## neuron_intra_Nbits
module neuron_intra_Nbits #(
    parameter N = 16,
    parameter N_INPUTS = 16,
    parameter LOG_N_INPUTS = 4  
) (
    input  wire                         clk,
    input  wire                         rst,
    input  wire                         en,
    input  wire signed [N*N_INPUTS-1:0] W,     
    input  wire signed [N*N_INPUTS-1:0] X_N,   
    output reg signed [         N-1:0] Out
);
clock: 8.84 ns
lec_check: 0
cap_margin: 20
core_margin: 2
core_utilization: 72
cts_cluster_diameter: 199
cts_cluster_size: 95
slew_margin: 20
tns_end_percent: 15
run.sh (not shown) runs the stock make flow with config.mk's settings and CLKGATE_MAP_FILE=.
The starting point completed, yet does not pass: setup timing.
Next try:
Settings changed: CAP_MARGIN 20 to 40, CTS_CLUSTER_DIAMETER 199 to not set, CTS_CLUSTER_SIZE 95 to not set, SETUP_SLACK_MARGIN set to -0.05, TNS_END_PERCENT 15 to not set.
Clock period 8.84 ns to 9.16 ns, I/O delays scaled along.
Outcome: Now the flow ended with an error in global routing on ODB-0269. Area after synthesis does not change. Die size does not change. Synthesized cell count is unchanged.
Next try:
Settings changed: CAP_MARGIN 40 to 20, CORE_UTILIZATION 72 to 57, SETUP_SLACK_MARGIN -0.05 to not set.
Clock period 9.16 ns to 11.0 ns, I/O delays scaled along.
Now the flow finished but failed the layout checks on setup timing.
Synthesized cell count does not change.
Synthesized area is unchanged.
Die size increases by about 26%.


## fjord
neuron_intra_Nbits again, from the RTL that the note above started with.
## neuron_intra_Nbits
module neuron_intra_Nbits #(
    parameter N = 16,
    parameter N_INPUTS = 16,
    parameter LOG_N_INPUTS = 4  
) (
    input  wire                         clk,
    input  wire                         rst,
    input  wire                         en,
    input  wire signed [N*N_INPUTS-1:0] W,     
    input  wire signed [N*N_INPUTS-1:0] X_N,   
    output reg signed [         N-1:0] Out
);
clock: 22.5 ns
lec_check: 0
cap_margin: 20
cell_pad_in_sites_detail_placement: 0
cell_pad_in_sites_global_placement: 1
core_margin: 2
core_utilization: 62
cts_cluster_diameter: 62
cts_cluster_size: 10
gpl_routability_driven: 1
max_routing_layer: met5
slew_margin: 20
tns_end_percent: 5
Having completed the whole flow, fjord delivered a layout that passed the timing, design-rule and antenna checks.
Modified inputs, tundra compared to fjord
- GPL_ROUTABILITY_DRIVEN no longer set, was 1
- CELL_PAD_IN_SITES_DETAIL_PLACEMENT no longer set, was 0
- MAX_ROUTING_LAYER no longer set, was met5
- CTS_CLUSTER_DIAMETER no longer set, was 62
- CTS_CLUSTER_SIZE now 95, was 10
- TNS_END_PERCENT no longer set, was 5
- CORE_UTILIZATION now 52, was 62
- CELL_PAD_IN_SITES_GLOBAL_PLACEMENT no longer set, was 1
- the clock period (ns, I/O delays scaled along) now 8.84, was 22.5
==> comparison <==
- No crash in tundra: every stage finished, but the layout fails its final checks due to negative setup slack.
- Taking fjord as 1.0, tundra lands at 1.12 on cell count after placement.
- Diff fjord -> tundra: proportion of cell area occupied by multi-input gates dropped 9.6 points, average detailed-routed wire length per instance dropped about 6%.
- tundra — register-to-register path setup slack 13.54 ns lower, fjord as reference
- Against fjord, logic area in tundra rose by a few percent.


delta:
neuron_intra_Nbits again, from the RTL that the note above started with.
==> flow/config.mk <==
export PLATFORM = sky130hd
export DESIGN_NAME = neuron_intra_Nbits
export DESIGN_NICKNAME = neuron_intra_Nbits
export VERILOG_FILES = /design/flow/design.v
export SDC_FILE = /design/flow/constraint.sdc
export NUM_CORES = 4
export LEC_CHECK = 0
export CAP_MARGIN = 20
export CELL_PAD_IN_SITES_DETAIL_PLACEMENT = 0
export CELL_PAD_IN_SITES_GLOBAL_PLACEMENT = 2
export CORE_ASPECT_RATIO = 1.51
export CORE_MARGIN = 2
export CORE_UTILIZATION = 40
export CTS_CLUSTER_DIAMETER = 209
export MIN_ROUTING_LAYER = met2
export PLACE_DENSITY_LB_ADDON = 0.13
export SETUP_SLACK_MARGIN = -0.51
export SLEW_MARGIN = 40
export TNS_END_PERCENT = 40
==> flow/constraint.sdc <==
create_clock -name core_clock -period 13.5 [get_ports {clk}]
set_input_delay 2.7000 -clock core_clock [delete_from_list [all_inputs] [get_ports {clk}]]
set_output_delay 2.7000 -clock core_clock [all_outputs]
set_load 0.01 [all_outputs]
The final report for delta shows a completed flow and a layout that fails verification, specifically negative setup slack.
Modified inputs, lagoon compared to delta
# delta
export LEC_CHECK = 0
export CAP_MARGIN = 20
export CELL_PAD_IN_SITES_DETAIL_PLACEMENT = 0
export CELL_PAD_IN_SITES_GLOBAL_PLACEMENT = 2
export CORE_ASPECT_RATIO = 1.51
export CORE_MARGIN = 2
export CORE_UTILIZATION = 40
export CTS_CLUSTER_DIAMETER = 209
export MIN_ROUTING_LAYER = met2
export PLACE_DENSITY_LB_ADDON = 0.13
export SETUP_SLACK_MARGIN = -0.51
export SLEW_MARGIN = 40
export TNS_END_PERCENT = 40
create_clock -name core_clock -period 13.5 [get_ports {clk}]
# lagoon
export LEC_CHECK = 0
export CAP_MARGIN = 10
export CORE_ASPECT_RATIO = 1.08
export CORE_MARGIN = 10
export CORE_UTILIZATION = 22
export CTS_CLUSTER_DIAMETER = 264
export CTS_CLUSTER_SIZE = 71
export GPL_ROUTABILITY_DRIVEN = 0
export MAX_ROUTING_LAYER = met4
export PLACE_DENSITY_LB_ADDON = 0.07
export SLEW_MARGIN = 35
create_clock -name core_clock -period 13.5 [get_ports {clk}]
==> comparison <==
Of lagoon and delta, just one finished clean: lagoon.
delta completed end to end; final checks failed (negative setup slack).
NOTE post-detailed-route wirelength per cell delta->lagoon decreased by more than 10%
Compared with delta, lagoon shows a lower post-layout period usage of the worst path.
Of the two values seen for highest routing layer actually used, met5 was produced by delta and met4 by lagoon.


The RTL this note starts from:
==> flow/design.v <==
module neuron_intra_Nbits #(
    parameter N = 16,
    parameter N_INPUTS = 16,
    parameter LOG_N_INPUTS = 4  
) (
    input  wire                         clk,
    input  wire                         rst,
    input  wire                         en,
    input  wire signed [N*N_INPUTS-1:0] W,     
    input  wire signed [N*N_INPUTS-1:0] X_N,   
    output reg signed [         N-1:0] Out
);
  wire signed [2*N*N_INPUTS-1:0] prod;
  wire signed [         N-1:0] act_out;
  genvar i;
  generate
    for (i = 0; i < N_INPUTS; i = i + 1) begin : mults
      wire signed [N-1:0] Wi;
      wire signed [N-1:0] Xi;
      assign Wi = W[i*N+:N];
      assign Xi = X_N[i*N+:N];
      assign prod[i*2*N+:2*N] = Wi * Xi;
    end
  endgenerate
  genvar j, k;
  generate
    for (j = 0; j < LOG_N_INPUTS; j = j + 1) begin : ADDER_TREE
      wire signed [2*N*(N_INPUTS >> (j+1))-1:0] sum_stage;
      if(j == 0) begin
        for (k = 0; k < (N_INPUTS >> (j+1)); k = k + 1) begin : STAGE0
          assign sum_stage[2*k*N+:2*N] = prod[2*k*2*N+:2*N] + prod[(2*k+1)*2*N+:2*N];
        end
      end else begin
        for (k = 0; k < (N_INPUTS >> (j+1)); k = k + 1) begin : STAGEJ
          assign sum_stage[2*k*N+:2*N] = ADDER_TREE[j-1].sum_stage[2*k*2*N+:2*N] + ADDER_TREE[j-1].sum_stage[(2*k+1)*2*N+:2*N];
        end
      end
    end
    wire signed [2*N-1:0] sum_all;
    assign sum_all = ADDER_TREE[LOG_N_INPUTS-1].sum_stage;
  endgenerate
  reg signed [2*N-1:0] acc;
  always @(posedge clk or posedge rst) begin
    if (rst) begin
		acc <= 0;
		Out <= 0;
	 end
    else if (en) begin
		acc <= sum_all;
		Out <= act_out;
	 end
  end
  localparam signed [N-1:0] MAX_VAL = {1'b0, {(N-1){1'b1}}};  
  assign act_out = (acc < 0) ? 0 : (acc > MAX_VAL) ? MAX_VAL : acc;
endmodule
Settings: LEC_CHECK=0, CAP_MARGIN=15, CORE_MARGIN=2, CORE_UTILIZATION=72, CTS_CLUSTER_DIAMETER=234, HOLD_SLACK_MARGIN=0.3, MAX_ROUTING_LAYER=met4, SETUP_SLACK_MARGIN=-0.74, SLEW_MARGIN=20; clock period 10.6 ns.
The baseline produced a layout that fails on negative setup slack.
Then changed:
- CAP_MARGIN: 15 -> 20
- CORE_UTILIZATION: 72 -> 70
- CTS_CLUSTER_DIAMETER: 234 -> default
- HOLD_SLACK_MARGIN: 0.3 -> default
- MAX_ROUTING_LAYER: met4 -> default
- SETUP_SLACK_MARGIN: -0.74 -> default
- clock period: 10.6 -> 13.3 ns (I/O delays scaled with it)
=>
- The changed run produced a clean layout
- synthesized area does not change
- utilization goes down by 5.8 points
- routed wire length goes down by a little under a tenth
- worst setup slack improves by 1800 ps
- clock-buffer cell count stays the same
- design area goes down by a few percent
- critical path depth does not change


RTL: the design.v shown in full above, as it stands there.
Settings: LEC_CHECK=0, CAP_MARGIN=15, CORE_MARGIN=2, CORE_UTILIZATION=72, CTS_CLUSTER_DIAMETER=234, HOLD_SLACK_MARGIN=0.3, MAX_ROUTING_LAYER=met4, PLACE_DENSITY=0.63, SETUP_SLACK_MARGIN=2.01, SLEW_MARGIN=20; clock period 9.08 ns.
The first run finished but fails on negative setup slack.
Next try:
- CAP_MARGIN: 15 -> 20
- CORE_UTILIZATION: 72 -> 40
- CTS_CLUSTER_DIAMETER: 234 -> unset
- HOLD_SLACK_MARGIN: 0.3 -> unset
- MAX_ROUTING_LAYER: met4 -> unset
- PLACE_DENSITY: 0.63 -> unset
- SETUP_SLACK_MARGIN: 2.01 -> unset
- clock period: 9.08 -> 13.3 ns (I/O delays scaled with it)
With this change the flow went through all stages and came out clean; core utilization fell by 41 points; final area falls by 5.1%; worst hold slack improves by 0.0079 ns; routed wire length fell by 14%; setup slack improves by 3.2 ns; sequential share of layout area stays flat.
Next try:
- CORE_UTILIZATION: 40 -> 71
- PLACE_DENSITY_LB_ADDON: unset -> 0.24
- SETUP_SLACK_MARGIN: unset -> 2.89
- clock period: 13.3 -> 13.1 ns (I/O delays scaled with it)
After rerunning:
- final area is higher by 0.70%
- hold slack got worse by 0.0058 ns
- worst setup slack improved by 0.48 ns
- utilization is higher by 36 points
- routed wire length is higher by 2.1%
- global-route usage is higher by 21 points
- synthesized cell count does not change
- sequential cell count is unchanged
- count of clock-buffer cells in the layout does not change
Next try:
- CORE_UTILIZATION: 71 -> 58
- PLACE_DENSITY_LB_ADDON: 0.24 -> unset
- SETUP_SLACK_MARGIN: 2.89 -> 2.58
- clock period: 13.1 -> 9.4 ns (I/O delays scaled with it)
Effect: This time the run finished but failed the layout checks on negative setup slack. Setup slack degrades by 3.1 ns. Die size increases by 22%. Wire length goes up by about 0.7%. Critical path depth goes down by 1. Hold slack is worse by 0.013 ns.
Next try:
- CAP_MARGIN: 20 -> 5
- CORE_UTILIZATION: 58 -> 72
- SETUP_SLACK_MARGIN: 2.58 -> 2.72
The new run finished with negative setup slack left.
Final cell count is lower by a few percent.
Wire length rose by roughly a tenth.
Die area drops by about a fifth.
Critical path depth fell by 2.
First-iteration DRC count came out higher by well over a third.
Synthesized cell count stays the same.
Setup slack loses 1.5 ns.
Final area falls slightly.


// neuron_intra_Nbits: RTL as listed in full above, without the edits since
clock: 11.0 ns
lec_check: 0
cap_margin: 20
core_margin: 2
core_utilization: 71
cts_cluster_size: 60
max_routing_layer: met4
setup_slack_margin: -0.59
slew_margin: 20
The baseline completed, yet does not pass: negative setup slack.
Next try:
Settings changed: CORE_UTILIZATION 71 to 70, CTS_CLUSTER_SIZE 60 to default, SETUP_SLACK_MARGIN -0.59 to default.
Clock period 11.0 ns to 11.1 ns, I/O delays scaled along.
After rerunning: The new run completed, yet does not pass: negative setup slack. Sequential share of layout area is about the same. Routed wire length is about the same.
Next try:
Settings changed: CORE_UTILIZATION 70 to 22, CTS_CLUSTER_SIZE from default to 63, SETUP_SLACK_MARGIN from default to 3.17.
Clock period 11.1 ns to 13.5 ns, I/O delays scaled along.
=> The changed run completed without violations. Routed wire length is higher by 17%. Area after synthesis stays the same. Hold slack degrades by 0.0097 ns. Count of clock-buffer cells in the layout is higher by 2. First-iteration DRC count is lower by 28%. Flip-flop count stays the same. Via count is lower by 6.3%. Final cell count is higher by 29%. Setup slack improves by 2.0 ns. Critical path depth is lower by 2.
Next try:
Settings changed: ABC_AREA from default to 0, CELL_PAD_IN_SITES_DETAIL_PLACEMENT from default to 2, CELL_PAD_IN_SITES_GLOBAL_PLACEMENT from default to 2, CORE_ASPECT_RATIO from default to 1.51, CORE_UTILIZATION 22 to 40, CTS_CLUSTER_DIAMETER from default to 209, CTS_CLUSTER_SIZE 63 to default, MAX_ROUTING_LAYER met4 to default, MIN_ROUTING_LAYER from default to met2, PLACE_DENSITY_LB_ADDON from default to 0.04, SETUP_SLACK_MARGIN 3.17 to -0.51, SLEW_MARGIN 20 to 40, TNS_END_PERCENT from default to 40.
The new run completed and failed the layout checks on antenna violations, negative setup slack.
First-iteration DRC count is higher to 4.4 times its value.
Clock skew is higher by 0.013 ns.
Count of clock-buffer cells in the layout shrinks by 2.
Fmax is lower by a little under a tenth.
Via count climbs by well over a third.
Final cell count went down by about a fifth.
Utilization grows by 20 points.
Hold slack gets better by 0.011 ns.
Next try:
Settings changed: ABC_AREA 0 to default, CELL_PAD_IN_SITES_DETAIL_PLACEMENT 2 to default, CELL_PAD_IN_SITES_GLOBAL_PLACEMENT 2 to default, CORE_ASPECT_RATIO 1.51 to default, CTS_CLUSTER_DIAMETER 209 to default, MAX_ROUTING_LAYER from default to met4, MIN_ROUTING_LAYER met2 to default, PLACE_DENSITY_LB_ADDON 0.04 to default, SETUP_SLACK_MARGIN -0.51 to 3.17, SLEW_MARGIN 40 to 20, TNS_END_PERCENT 40 to default.
What happened: With this change the flow finished with timing, DRC and antenna clean; routed wire length came out lower by about 27%; die size hardly moves.
Next try:
Settings changed: CAP_MARGIN 20 to 35, CORE_ASPECT_RATIO from default to 1.16, CORE_UTILIZATION 40 to 45, CTS_CLUSTER_DIAMETER from default to 95, CTS_CLUSTER_SIZE from default to 12, MAX_ROUTING_LAYER met4 to default, PLACE_DENSITY from default to 0.86, SETUP_SLACK_MARGIN 3.17 to -0.96, SLEW_MARGIN 20 to 10, TNS_END_PERCENT from default to 15.
Effect: With this change the flow finished but failed the layout checks on negative setup slack. Critical path depth is lower by 1. Sequential cell count does not change. Clock skew barely changes. Sequential share of layout area hardly moves.


Starts from the design.v that is shown in full above.
Settings: LEC_CHECK=0, ABC_AREA=1, CAP_MARGIN=15, CELL_PAD_IN_SITES_DETAIL_PLACEMENT=0, CELL_PAD_IN_SITES_GLOBAL_PLACEMENT=0, CORE_MARGIN=2, CORE_UTILIZATION=65, GPL_ROUTABILITY_DRIVEN=1, MAX_ROUTING_LAYER=met5, SETUP_SLACK_MARGIN=1.49, SLEW_MARGIN=20; clock period 10.6 ns.
The first run completed and failed the layout checks on setup timing.
Rerun with:
ABC_AREA = unset   (was 1)
CAP_MARGIN = 20   (was 15)
CELL_PAD_IN_SITES_GLOBAL_PLACEMENT = 1   (was 0)
CORE_UTILIZATION = 64   (was 65)
SETUP_SLACK_MARGIN = 1.87   (was 1.49)
clock period = 14.0 ns   (was 10.6 ns; I/O delays follow)
=> Now the flow finished clean; final cell count shrinks by 16%; core utilization fell by 8.5 points; worst hold slack gets better by 0.017 ns; die size went down by 1.3%; via count is lower by 13%; routed wire length went down by 4.5%; setup slack gains 2.4 ns; area after synthesis went down by 2.8%; final area decreases by 12%.


// neuron_intra_Nbits: RTL as listed in full above, without the edits since
clock: 7.39 ns
lec_check: 0
abc_area: 0
cap_margin: 10
core_margin: 2
core_utilization: 72
setup_slack_margin: 2.22
slew_margin: 20
tns_end_percent: 10
The baseline reached the layout checks and failed them: setup timing.
Then changed:
SETUP_SLACK_MARGIN = -0.72   (was 2.22)
clock period = 7.55 ns   (was 7.39 ns; I/O delays follow)
What happened: The new run completed, yet does not pass: setup timing. Design area shrinks slightly. Area after synthesis is unchanged. Global-route usage grows by 0.95 points. Critical path depth grows by 2.
Then changed:
ABC_AREA = unset   (was 0)
CAP_MARGIN = 5   (was 10)
MAX_ROUTING_LAYER = met4   (was unset)
SETUP_SLACK_MARGIN = -0.05   (was -0.72)
TNS_END_PERCENT = unset   (was 10)
clock period = 8.73 ns   (was 7.55 ns; I/O delays follow)
Effect: The changed run stopped in global routing (5_1_grt) with GRT-0232. Die area is unchanged. Synthesized cell count does not change. Area after synthesis does not change.
Then changed:
CAP_MARGIN = 15   (was 5)
SETUP_SLACK_MARGIN = -0.74   (was -0.05)
clock period = 11.1 ns   (was 8.73 ns; I/O delays follow)
=> The changed run ran to the end with violations: setup timing; die size is unchanged; synthesized cell count does not change; area after synthesis is unchanged.
